## job 631
// pcie_pio_ctrl
module pcie_pio_ctrl (
  input          clk,
  input          reset,
  input          tvalid,
  input  [63:0]  tdata,
  output         tready,
  input  [7:0]   tstrb,
  input  [21:0]  tuser,
  input          tlast,
  output [7:0]   cfg_addr,
  output [31:0]  cfg_wr_data,
  output         cfg_rd_cmd,
  output         cfg_wr_cmd,
  input  [31:0]  cfg_rd_data,
  input          cfg_valid,
  output         fifo0_wr_cmd,
  output [131:0] fifo0_wr_data,
  input          fifo0_empty_flag,
  input          fifo0_full_flag,
  input          fifo0_prog_full_flag,
  input          fifo1_full_flag,
  input          fifo1_empty_flag,
  output         fifo1_rd_cmd,
  input  [131:0] fifo1_rd_data,
  input  [7:0]   cfg_bus_number,
  input  [4:0]   cfg_device_number,
  input  [2:0]   cfg_function_number,
  input          lnk_up,
  input          cfg_to_turnoff,
  output         cfg_to_turnoff_ok,
  output         tx_tvalid,
  output [63:0]  tx_tdata,
  input          tx_tready,
  output [7:0]   tx_tstrb,
  output         tx_tlast
);
Size: about 5100 cells after synthesis, ~0.060 mm2 of cells after synthesis.
export LEC_CHECK = 0
export CAP_MARGIN = 20
export CORE_MARGIN = 2
export CORE_UTILIZATION = 70
export CTS_CLUSTER_DIAMETER = 329
export CTS_CLUSTER_SIZE = 23
export SETUP_SLACK_MARGIN = 0.5
export SLEW_MARGIN = 20
create_clock -name core_clock -period 2.81 [get_ports {clk}]
run.sh (not shown) runs the stock make flow with config.mk's settings and CLKGATE_MAP_FILE=.
The inputs of job 7598 differ from those of job 631 as listed below.
Settings: CTS_CLUSTER_DIAMETER no longer set, was 329; TNS_END_PERCENT now 5, previously not set; HOLD_SLACK_MARGIN now -0.08, previously not set.
==> comparison <==
Master of the slowest instance on the critical path: or4_4 -> job 7598, edfxtp_1 -> job 631
Job 7598 vs. job 631: total length of routed wires picked up an extra 1.8%; wire length of the first global-routing pass picked up an extra 11000 um; critical path depth lost 3; final period demand of the worst path picked up an extra 0.011 ns; worst setup slack lost 0.011 ns.
Relative to job 631, worst hold slack after final layout has gone down in job 7598.
Against job 631, job 7598 comes in 11 points higher on portion of total power attributed to the clock network.
Job 7598 vs. job 631: first-iteration DRC count went up by 32.
Compared with job 631, job 7598 shows a higher met1 capacity usage during global routing.
The core utilization of the finished layout reported for job 7598 is greater than that of job 631 by 1.8 points.
Compared with job 631, job 7598 shows a lower share of power burned in registers.
Modified inputs, job 8437 compared to job 7598
Settings: HOLD_SLACK_MARGIN removed (was -0.08); PLACE_DENSITY newly set to 0.41; TNS_END_PERCENT removed (was 5); CORE_UTILIZATION changed from 70 to 72; SETUP_SLACK_MARGIN changed from 0.5 to 0.83; CTS_CLUSTER_SIZE changed from 23 to 94; CTS_CLUSTER_DIAMETER newly set to 262.
--- outcome ---
Seen in the log of job 8437: ODB-0269 during 5_1_grt, after which the run never completed.
Job 7598 completed every stage of the flow, and the final layout passed the timing, design-rule and antenna checks.
Job 8437 against job 7598: number of port buffers flat; floorplan-stage core utilization has increased; number of buffers added by the clock tree synthesis step went down by 123; core area went down.
From job 7598 to job 8437 the numbers moved as follows: die size lost 0.0024 mm2; minimum setup slack after placement decreased by 0.021 ns relative to the old numbers.
--- input diff job 8437..job 2911 ---
Settings: swapping 262 for 400 in CTS_CLUSTER_DIAMETER; swapping 0.83 for 0.44 in SETUP_SLACK_MARGIN; swapping 0.41 for 0.38 in PLACE_DENSITY; putting ABC_AREA at 1 where nothing was set; clearing CTS_CLUSTER_SIZE, which used to be 94.
The final layout from job 2911, which completed every stage, passed the timing, design-rule and antenna checks at the end of the flow.
Looking at synthesized-area fraction occupied by ao, oa, aoi and oai cells, job 2911 sits 1.7 points higher than job 8437 does.
Relative to job 8437, instance area at placement has increased by 2.3% in job 2911.
Against job 8437, post-synthesis chip area from yosys in job 2911 rose by a few percent.
Going from job 8437 to job 2911, cell row count grows by 1.
The xor and xnor fraction of the mapped netlist area of job 8437 and that of job 2911 are within noise of each other.
Simple-gate share of the synthesized area, job 2911 and job 8437: higher on job 2911
Share of the yosys chip area belonging to registers delta for job 2911 relative to job 8437: 1.9 points lower
Looking at synthesized cell count, job 2911 sits 39% above job 8437.
[diff] synthesized area, job 2911 relative to job 8437: regression
--- input diff job 2911..job 4486 ---
Settings: ABC_AREA removed (was 1); CTS_CLUSTER_SIZE newly set to 14; PLACE_DENSITY changed from 0.38 to 0.95; CTS_CLUSTER_DIAMETER removed (was 400); SETUP_SLACK_MARGIN changed from 0.44 to 0.36.
==> results <==
Compared with job 2911, job 4486 shows a lower simple-gate share of the synthesized area. Row gate count after technology mapping: job 4486 lower / job 2911 higher. Job 4486: aborted in 5_1_grt (tool error). When the final numbers for job 2911 and job 4486 were put side by side, the core outline area turned out to be smaller in job 4486.

---

Setup of job 1387:
pcie_pio_ctrl again, from the RTL that the note above started with.
==> flow/config.mk <==
export PLATFORM = sky130hd
export DESIGN_NAME = pcie_pio_ctrl
export DESIGN_NICKNAME = pcie_pio_ctrl
export VERILOG_FILES = /design/flow/design.v
export SDC_FILE = /design/flow/constraint.sdc
export NUM_CORES = 4
export LEC_CHECK = 0
export CAP_MARGIN = 20
export CORE_MARGIN = 2
export CORE_UTILIZATION = 70
export CTS_CLUSTER_SIZE = 23
export HOLD_SLACK_MARGIN = -0.1
export SETUP_SLACK_MARGIN = 0.5
export SLEW_MARGIN = 20
export TNS_END_PERCENT = 5
==> flow/constraint.sdc <==
create_clock -name core_clock -period 2.81 [get_ports {clk}]
set_input_delay 0.5620 -clock core_clock [delete_from_list [all_inputs] [get_ports {clk}]]
set_output_delay 0.5620 -clock core_clock [all_outputs]
set_load 0.01 [all_outputs]
In summary, job 1387 completed successfully, with a layout that passed the timing, design-rule and antenna checks.
The inputs of job 7883 differ from those of job 1387 as listed below.
Settings: swapping 70 for 72 in CORE_UTILIZATION; clearing HOLD_SLACK_MARGIN, which used to be -0.1; swapping 0.5 for 0.73 in SETUP_SLACK_MARGIN; clearing TNS_END_PERCENT, which used to be 5; swapping 23 for 14 in CTS_CLUSTER_SIZE.
Results
Sort job 7883 and job 1387 by die outline height desc -> top: job 1387. Between job 1387 and job 7883, met1 routed wirelength after detailed routing increased. Every stage of job 7883 finished as expected; the final checks, on the other hand, flagged setup timing, which means the layout fails. Compared with job 1387, in job 7883 timing-limited maximum frequency saw a decrease; combinational fraction of design power rose 0.6 points.
Input-level comparison between job 5234 and job 7883:
Settings: a change of SETUP_SLACK_MARGIN from 0.73 to -0.28; a deleted CTS_CLUSTER_SIZE that had been 14.
## What came out
STATUS run=job 5234 STAGES=ALL_DONE FINAL_CHECKS=FAILED CAUSE=setup timing. Job 7883 → job 5234: filler-free cell count of the finished design -about 3%; cell-internal power now sits higher; data required time of the critical path rose by 150 ps; via count fell about 15%; fraction of area in registers up 2.5 points. Global-route usage: lower on job 5234. Relative to job 7883, job 5234 degrades worst hold margin. Note that the fill cell total of the finished layout recorded for job 7883 amounts to 0.73 times the value seen in job 5234. The worst-path cell with the longest stage delay comes out sky130_fd_sc_hd__or4_4 in one run and sky130_fd_sc_hd__nor4b_4 in the other, namely in job 5234 and job 7883 respectively. Compared job 5234 vs job 7883, and power is down in job 5234. There was hardly any difference in power share of the clock group between job 7883 and job 5234.
For job 5827, these inputs were changed with respect to job 5234:
Settings: a change of SETUP_SLACK_MARGIN from -0.28 to 0.36; an added CTS_CLUSTER_SIZE of 95; an added TNS_END_PERCENT of 5.
==> comparison <==
- Job 5827 went all the way through synthesis, placement and routing and the layout is clean on timing, DRC and antenna.
- On number of cells on the critical path: between job 5234 and job 5827, it ends up higher for job 5234.
- The number of global-route vias before repair reported for job 5827 is greater than that of job 5234 by 206.
- Compared to job 5234, job 5827 has utilization 0.40 points higher.
- Diff job 5234 -> job 5827 | wire length | up by a few percent
- Part of the cycle the worst path needs for job 5827 is lower than for job 5234.

---

pcie_pio_ctrl again, from the RTL that the note above started with.
Settings: LEC_CHECK=0, CAP_MARGIN=20, CORE_MARGIN=2, CORE_UTILIZATION=72, CTS_CLUSTER_DIAMETER=30, CTS_CLUSTER_SIZE=23, SETUP_SLACK_MARGIN=0.85, SLEW_MARGIN=20; clock period 2.95 ns.
The starting point never finished: it broke off in global routing (5_1_grt).
==> next run, changes <==
--- a/flow/config.mk
+++ b/flow/config.mk
@@ -9,6 +9,3 @@
 export CORE_MARGIN = 2
-export CORE_UTILIZATION = 72
-export CTS_CLUSTER_DIAMETER = 30
-export CTS_CLUSTER_SIZE = 23
-export SETUP_SLACK_MARGIN = 0.85
+export CORE_UTILIZATION = 19
 export SLEW_MARGIN = 20
==> flow/constraint.sdc (replaced) <==
create_clock -name core_clock -period 13.2 [get_ports {clk}]
set_input_delay 2.6400 -clock core_clock [delete_from_list [all_inputs] [get_ports {clk}]]
set_output_delay 2.6400 -clock core_clock [all_outputs]
set_load 0.01 [all_outputs]
After rerunning: The new run passed the timing, design-rule and antenna checks. Synthesized cell count is unchanged. Area after synthesis is unchanged. Die size goes up to 3.7 times its value.
==> next run, changes <==
--- a/flow/config.mk
+++ b/flow/config.mk
@@ -7,5 +7,6 @@
 export LEC_CHECK = 0
+export ABC_AREA = 1
 export CAP_MARGIN = 20
 export CORE_MARGIN = 2
-export CORE_UTILIZATION = 19
+export CORE_UTILIZATION = 70
 export SLEW_MARGIN = 20
The new run produced a clean layout.
Power shrinks by a few percent.
Combinational power climbs by about a fifth.
Count of clock-buffer cells in the layout goes down by 23.
Global-route usage climbs by 29 points.
Via count rose by about a fifth.
Synthesized area rises by a few percent.
First-iteration DRC count increases by well over a third.

---

pcie_pio_ctrl again, from the RTL that the note above started with.
export LEC_CHECK = 0
export CAP_MARGIN = 20
export CORE_MARGIN = 2
export CORE_UTILIZATION = 40
export SLEW_MARGIN = 20
create_clock -name core_clock -period 5.05 [get_ports {clk}]
The starting point went through all stages and came out clean.
==> next run, changes <==
Settings changed: CORE_UTILIZATION 40 to 46.
Cell count drops by a few percent.
Final area barely changes.
Power climbs slightly.
Hold slack barely changes.
Global-route usage climbs by 3.2 points.
Worst setup slack gets better by 0.17 ns.
Synthesized cell count stays the same.
==> next run, changes <==
Settings changed: CORE_UTILIZATION 46 to 40, SETUP_SLACK_MARGIN set to -0.38.
Outcome: Routed wire length rises by a few percent; sequential share of layout area shrinks by 0.13 points; hold slack got worse by 0.015 ns; final area is about the same; setup slack gains 0.095 ns; die area rises by about a fifth; total power is about the same; flip-flop count does not change.
==> next run, changes <==
Settings changed: CELL_PAD_IN_SITES_DETAIL_PLACEMENT set to 1, CELL_PAD_IN_SITES_GLOBAL_PLACEMENT set to 2, CORE_ASPECT_RATIO set to 0.85, CORE_UTILIZATION 40 to 31, PLACE_DENSITY_LB_ADDON set to 0.25, SETUP_SLACK_MARGIN -0.38 to unset.
Combinational power goes up by 3.2%.
Core utilization goes down by 10 points.
Worst hold slack is better by 0.017 ns.
Register-to-register slack is worse by 0.08 ns.
Flip-flop count does not change.
Cell area goes up by 1.5%.
Total power goes up by 2.4%.
==> next run, changes <==
Settings changed: CELL_PAD_IN_SITES_DETAIL_PLACEMENT 1 to unset, CELL_PAD_IN_SITES_GLOBAL_PLACEMENT 2 to unset, CORE_ASPECT_RATIO 0.85 to unset, CORE_UTILIZATION 31 to 66, PLACE_DENSITY_LB_ADDON 0.25 to unset, SETUP_SLACK_MARGIN set to 0.36.
Clock period 5.05 ns to 2.81 ns, I/O delays scaled along.
What happened:
- critical path depth stays the same
- area after synthesis is unchanged
- register-to-register slack gets worse by 1.3 ns
- design area fell by 0.78%
==> next run, changes <==
Settings changed: CORE_UTILIZATION 66 to 72, CTS_CLUSTER_DIAMETER set to 400, SETUP_SLACK_MARGIN 0.36 to 0.44.
Effect: Global-route usage rose by 6.7 points. Cell count fell by 1.2%. Via count rose by 8.3%. Setup slack got worse by 0.050 ns. Clock skew rose by 0.028 ns. Routed wire length rose by 13%. Register-to-register slack got worse by 0.05 ns. Non-clock buffer count rose by 12. Power stays flat. Design area rose by 0.38%. First-iteration DRC count rose by 34%.
Power is estimated from default activity; no workload was simulated.
